## axi_dma_controller
module axi_dma_controller #(
    parameter int ADDR_WD = 32,
    parameter int DATA_WD = 32,
    parameter int CHANNEL_COUNT = 8,  
    parameter int MAX_BURST_LEN = 16,  
    localparam int STRB_WD = DATA_WD / 8
) (
    input wire                    clk,
    input wire                    rst,
    input wire                    cmd_valid,
    input wire [ADDR_WD-1:0]      cmd_src_addr,
    input wire [ADDR_WD-1:0]      cmd_dst_addr,
    input wire [1:0]              cmd_burst,
    input wire [ADDR_WD-1:0]      cmd_len,
    input wire [2:0]              cmd_size,
    output wire                   cmd_ready,
    output wire                   M_AXI_ARVALID,
    output wire [ADDR_WD-1:0]     M_AXI_ARADDR,
    output wire [7:0]             M_AXI_ARLEN,
    output wire [2:0]             M_AXI_ARSIZE,
    output wire [1:0]             M_AXI_ARBURST,
    input wire                    M_AXI_ARREADY,
    input wire                    M_AXI_RVALID,
    input wire [DATA_WD-1:0]      M_AXI_RDATA,
    input wire [1:0]              M_AXI_RRESP,
    input wire                    M_AXI_RLAST,
    output wire                   M_AXI_RREADY,
    output wire                   M_AXI_AWVALID,
    output wire [ADDR_WD-1:0]     M_AXI_AWADDR,
    output wire [7:0]             M_AXI_AWLEN,
    output wire [2:0]             M_AXI_AWSIZE,
    output wire [1:0]             M_AXI_AWBURST,
    input wire                    M_AXI_AWREADY,
    output wire                   M_AXI_WVALID,
    output wire [DATA_WD-1:0]     M_AXI_WDATA,
    output wire [STRB_WD-1:0]     M_AXI_WSTRB,
    output wire                   M_AXI_WLAST,
    input wire                    M_AXI_WREADY,
    input wire                    M_AXI_BVALID,
    input wire [1:0]              M_AXI_BRESP,
    output wire                   M_AXI_BREADY
);
For scale: roughly 93000 um2 of cells after synthesis.
Settings: LEC_CHECK=0, CAP_MARGIN=20, CORE_ASPECT_RATIO=0.71, CORE_MARGIN=2, CORE_UTILIZATION=70, CTS_CLUSTER_SIZE=47, GPL_ROUTABILITY_DRIVEN=1, GPL_TIMING_DRIVEN=1, MAX_ROUTING_LAYER=met5, PLACE_DENSITY_LB_ADDON=0.0, SETUP_SLACK_MARGIN=0.74, SLEW_MARGIN=10, TNS_END_PERCENT=5; clock period 2.58 ns.
run.sh (not shown) runs the stock make flow with config.mk's settings and CLKGATE_MAP_FILE=.
The baseline failed in global routing (5_1_grt) with GRT-0116.
Then changed:
Settings changed: CORE_ASPECT_RATIO 0.71 to unset, CTS_CLUSTER_SIZE 47 to unset, GPL_ROUTABILITY_DRIVEN 1 to unset, GPL_TIMING_DRIVEN 1 to unset, MAX_ROUTING_LAYER met5 to unset, PLACE_DENSITY_LB_ADDON 0.0 to unset, SETUP_SLACK_MARGIN 0.74 to unset, SLEW_MARGIN 10 to 20, TNS_END_PERCENT 5 to unset.
Clock period 2.58 ns to 11.7 ns, I/O delays scaled along.
Result: The changed run finished with timing, DRC and antenna clean; synthesized area stays the same; die size hardly moves; synthesized cell count is unchanged.


axi_dma_controller again, from the RTL that the note above started with.
==> flow/config.mk <==
export PLATFORM = sky130hd
export DESIGN_NAME = axi_dma_controller
export DESIGN_NICKNAME = axi_dma_controller
export VERILOG_FILES = /design/flow/design.v
export SDC_FILE = /design/flow/constraint.sdc
export NUM_CORES = 4
export LEC_CHECK = 0
export ABC_AREA = 1
export CAP_MARGIN = 15
export CELL_PAD_IN_SITES_DETAIL_PLACEMENT = 1
export CELL_PAD_IN_SITES_GLOBAL_PLACEMENT = 3
export CORE_MARGIN = 8
export CORE_UTILIZATION = 30
export CTS_CLUSTER_SIZE = 54
export PLACE_DENSITY_LB_ADDON = 0.02
export SLEW_MARGIN = 20
export TNS_END_PERCENT = 50
==> flow/constraint.sdc <==
create_clock -name core_clock -period 20.0 [get_ports {clk}]
set_input_delay 4.0000 -clock core_clock [delete_from_list [all_inputs] [get_ports {clk}]]
set_output_delay 4.0000 -clock core_clock [all_outputs]
set_load 0.01 [all_outputs]
The baseline ran to the end with no violations.
Change:
CAP_MARGIN = 20   (was 15)
CELL_PAD_IN_SITES_DETAIL_PLACEMENT = not set   (was 1)
CORE_MARGIN = 2   (was 8)
CORE_UTILIZATION = 40   (was 30)
CTS_CLUSTER_SIZE = not set   (was 54)
PLACE_DENSITY_LB_ADDON = 0.12   (was 0.02)
TNS_END_PERCENT = not set   (was 50)
clock period = 12.0 ns   (was 20.0 ns; I/O delays follow)
After rerunning: Total power is higher by about 60%; via count hardly moves; setup slack gets worse by 3800 ps; routed wire length is lower by 13%; cell area is lower by about 0.6%; clock skew is lower by 27 ps.
Change:
ABC_AREA = not set   (was 1)
CELL_PAD_IN_SITES_GLOBAL_PLACEMENT = not set   (was 3)
CORE_UTILIZATION = 57   (was 40)
PLACE_DENSITY_LB_ADDON = not set   (was 0.12)
clock period = 8.75 ns   (was 12.0 ns; I/O delays follow)
The new run ran to the end with violations: setup timing.
Register-to-register slack got worse by 3000 ps.
Via count drops by about 10%.
Cell area increases by about 7.5%.
First-iteration DRC count is higher by about 54%.
Combinational power rises by about 70%.
Worst hold slack improves by 23 ps.
Power increases by 53%.
Clock power climbs by 26%.
Final cell count is lower by 24%.
Power is estimated from default activity; no workload was simulated.
